## my_chip
module my_chip (
    input logic [11:0] io_in,  
    output logic [11:0] io_out,  
    input logic clock,
    input logic reset  
);
    ChipInterface #(.FRE(25000)) chipInterface_inst(
        .clock(clock),
        .confirm(io_in[0]),
        .clear(io_in[1]),
        .algorithm_select_mode(io_in[2]),
        .reset(reset),
        .enter0(io_in[3]), 
        .enter1(io_in[4]),
        .led(io_out[5:0])
    );
    assign io_out[11:6] = 6'b0;
endmodule
Size: roughly 26 I/O pins, ~0.010 mm2 of cells after synthesis.
Settings: LEC_CHECK=0, ABC_AREA=1, CAP_MARGIN=20, CORE_MARGIN=2, CORE_UTILIZATION=72, CTS_CLUSTER_DIAMETER=27, CTS_CLUSTER_SIZE=72, PLACE_DENSITY_LB_ADDON=0.28, SLEW_MARGIN=40; clock period 3.13 ns.
run.sh (not shown) runs the stock make flow with config.mk's settings and CLKGATE_MAP_FILE=.
The baseline finished but fails on setup timing.
Rerun with:
CTS_CLUSTER_DIAMETER = unset   (was 27)
CTS_CLUSTER_SIZE = unset   (was 72)
PLACE_DENSITY_LB_ADDON = unset   (was 0.28)
SETUP_SLACK_MARGIN = 0.51   (was unset)
SLEW_MARGIN = 20   (was 40)
TNS_END_PERCENT = 5   (was unset)
clock period = 2.59 ns   (was 3.13 ns; I/O delays follow)
What happened: The changed run produced a layout that fails on setup timing; maximum frequency rises by 0.62%; setup slack got worse by 0.52 ns; clock skew stays flat; sequential share of layout area went down by 0.96 points; routed wire length grows by 3.8%; area after synthesis stays the same; sequential power rose by 21%; clock-buffer cell count stays the same; utilization grows by 2.7 points; via count went up by 2.0%; total power grows by 26%.
Rerun with:
ABC_AREA = unset   (was 1)
CORE_UTILIZATION = 40   (was 72)
SETUP_SLACK_MARGIN = unset   (was 0.51)
TNS_END_PERCENT = unset   (was 5)
clock period = 7.26 ns   (was 2.59 ns; I/O delays follow)
Result: The changed run finished clean; total power goes down by well over a third; die area goes up by well over a third; setup slack is better by 3.6 ns; clock skew hardly moves; sequential share of layout area goes up by 3.9 points.
Rerun with:
ABC_AREA = 1   (was unset)
CORE_UTILIZATION = 72   (was 40)
PLACE_DENSITY = 0.37   (was unset)
clock period = 2.59 ns   (was 7.26 ns; I/O delays follow)
Now the flow finished but fails on setup timing.
Power increases to 2.9 times its value.
Routed wire length increases by well over a third.
Sequential power is higher to 2.8 times its value.
Via count grows by well over a third.
Count of clock-buffer cells in the layout rises by 1.
Final area rose by roughly a tenth.
Worst setup slack gets worse by 3.6 ns.
Rerun with:
CTS_CLUSTER_DIAMETER = 399   (was unset)
PLACE_DENSITY = unset   (was 0.37)
clock period = 2.45 ns   (was 2.59 ns; I/O delays follow)
=> The changed run completed and failed the layout checks on setup timing. Clock-buffer cell count does not change. Synthesized cell count does not change. Final area came out higher by a few percent. Setup slack got worse by 0.26 ns. Sequential share of layout area falls by 0.64 points.

---

my_chip again, from the RTL that the note above started with.
make LEC_CHECK=0 ABC_AREA=1 CAP_MARGIN=20 CELL_PAD_IN_SITES_DETAIL_PLACEMENT=0 CORE_MARGIN=2 CORE_UTILIZATION=72 CTS_CLUSTER_DIAMETER=27 CTS_CLUSTER_SIZE=50 MAX_ROUTING_LAYER=met4 PLACE_DENSITY_LB_ADDON=0.21 SETUP_SLACK_MARGIN=0.48 SLEW_MARGIN=20 TNS_END_PERCENT=45 finish   # period 2.5 ns
The baseline finished with setup timing left.
Next try:
--- a/flow/config.mk
+++ b/flow/config.mk
@@ -14,6 +14,6 @@
 export CTS_CLUSTER_SIZE = 50
 export MAX_ROUTING_LAYER = met4
-export PLACE_DENSITY_LB_ADDON = 0.21
-export SETUP_SLACK_MARGIN = 0.48
+export PLACE_DENSITY = 0.38
+export SETUP_SLACK_MARGIN = 0.46
 export SLEW_MARGIN = 20
-export TNS_END_PERCENT = 45
+export TNS_END_PERCENT = 100
==> flow/constraint.sdc (replaced) <==
create_clock -name core_clock -period 3.73 [get_ports {clock}]
set_input_delay 0.7460 -clock core_clock [delete_from_list [all_inputs] [get_ports {clock}]]
set_output_delay 0.7460 -clock core_clock [all_outputs]
set_load 0.01 [all_outputs]
With this change the flow went through all stages and came out clean.
Fmax goes up by 2.4%.
Design area is lower by 7.9%.
Synthesized cell count is unchanged.
Clock power is lower by 26%.
Next try:
==> flow/config.mk (replaced) <==
export PLATFORM = sky130hd
export DESIGN_NAME = my_chip
export DESIGN_NICKNAME = my_chip
export VERILOG_FILES = /design/flow/design.v
export SDC_FILE = /design/flow/constraint.sdc
export NUM_CORES = 4
export LEC_CHECK = 0
export ABC_AREA = 1
export CAP_MARGIN = 20
export CORE_MARGIN = 2
export CORE_UTILIZATION = 72
export SETUP_SLACK_MARGIN = -0.26
export SLEW_MARGIN = 20
export TNS_END_PERCENT = 5
==> flow/constraint.sdc (replaced) <==
create_clock -name core_clock -period 2.59 [get_ports {clock}]
set_input_delay 0.5180 -clock core_clock [delete_from_list [all_inputs] [get_ports {clock}]]
set_output_delay 0.5180 -clock core_clock [all_outputs]
set_load 0.01 [all_outputs]
- With this change the flow completed, yet does not pass: setup timing
- synthesized area is unchanged
- global-route usage climbs by 0.59 points
- worst setup slack is worse by 1100 ps
- routed wire length climbs by about 4%
- combinational power climbs by about 54%
- clock skew is about the same
- sequential share of layout area drops by 0.67 points
- first-iteration DRC count drops by about 11%
- die size is unchanged
- sequential power climbs by about 44%
- worst hold slack is better by 4.4 ps
Next try:
--- a/flow/config.mk
+++ b/flow/config.mk
@@ -9,6 +9,5 @@
 export CAP_MARGIN = 20
 export CORE_MARGIN = 2
-export CORE_UTILIZATION = 72
-export SETUP_SLACK_MARGIN = -0.26
+export CORE_UTILIZATION = 67
+export CTS_CLUSTER_SIZE = 96
 export SLEW_MARGIN = 20
-export TNS_END_PERCENT = 5
==> flow/constraint.sdc (replaced) <==
create_clock -name core_clock -period 15.3 [get_ports {clock}]
set_input_delay 3.0600 -clock core_clock [delete_from_list [all_inputs] [get_ports {clock}]]
set_output_delay 3.0600 -clock core_clock [all_outputs]
set_load 0.01 [all_outputs]
Outcome:
- The new run finished with timing, DRC and antenna clean
- non-clock buffer count shrinks by 49
- count of clock-buffer cells in the layout fell by 1
- total power falls by 83%
- synthesized cell count is unchanged
- wire length goes down by 14%
- sequential share of layout area goes up by 1.4 points
- worst setup slack is better by 12000 ps
Power and IR drop assume default switching activity.
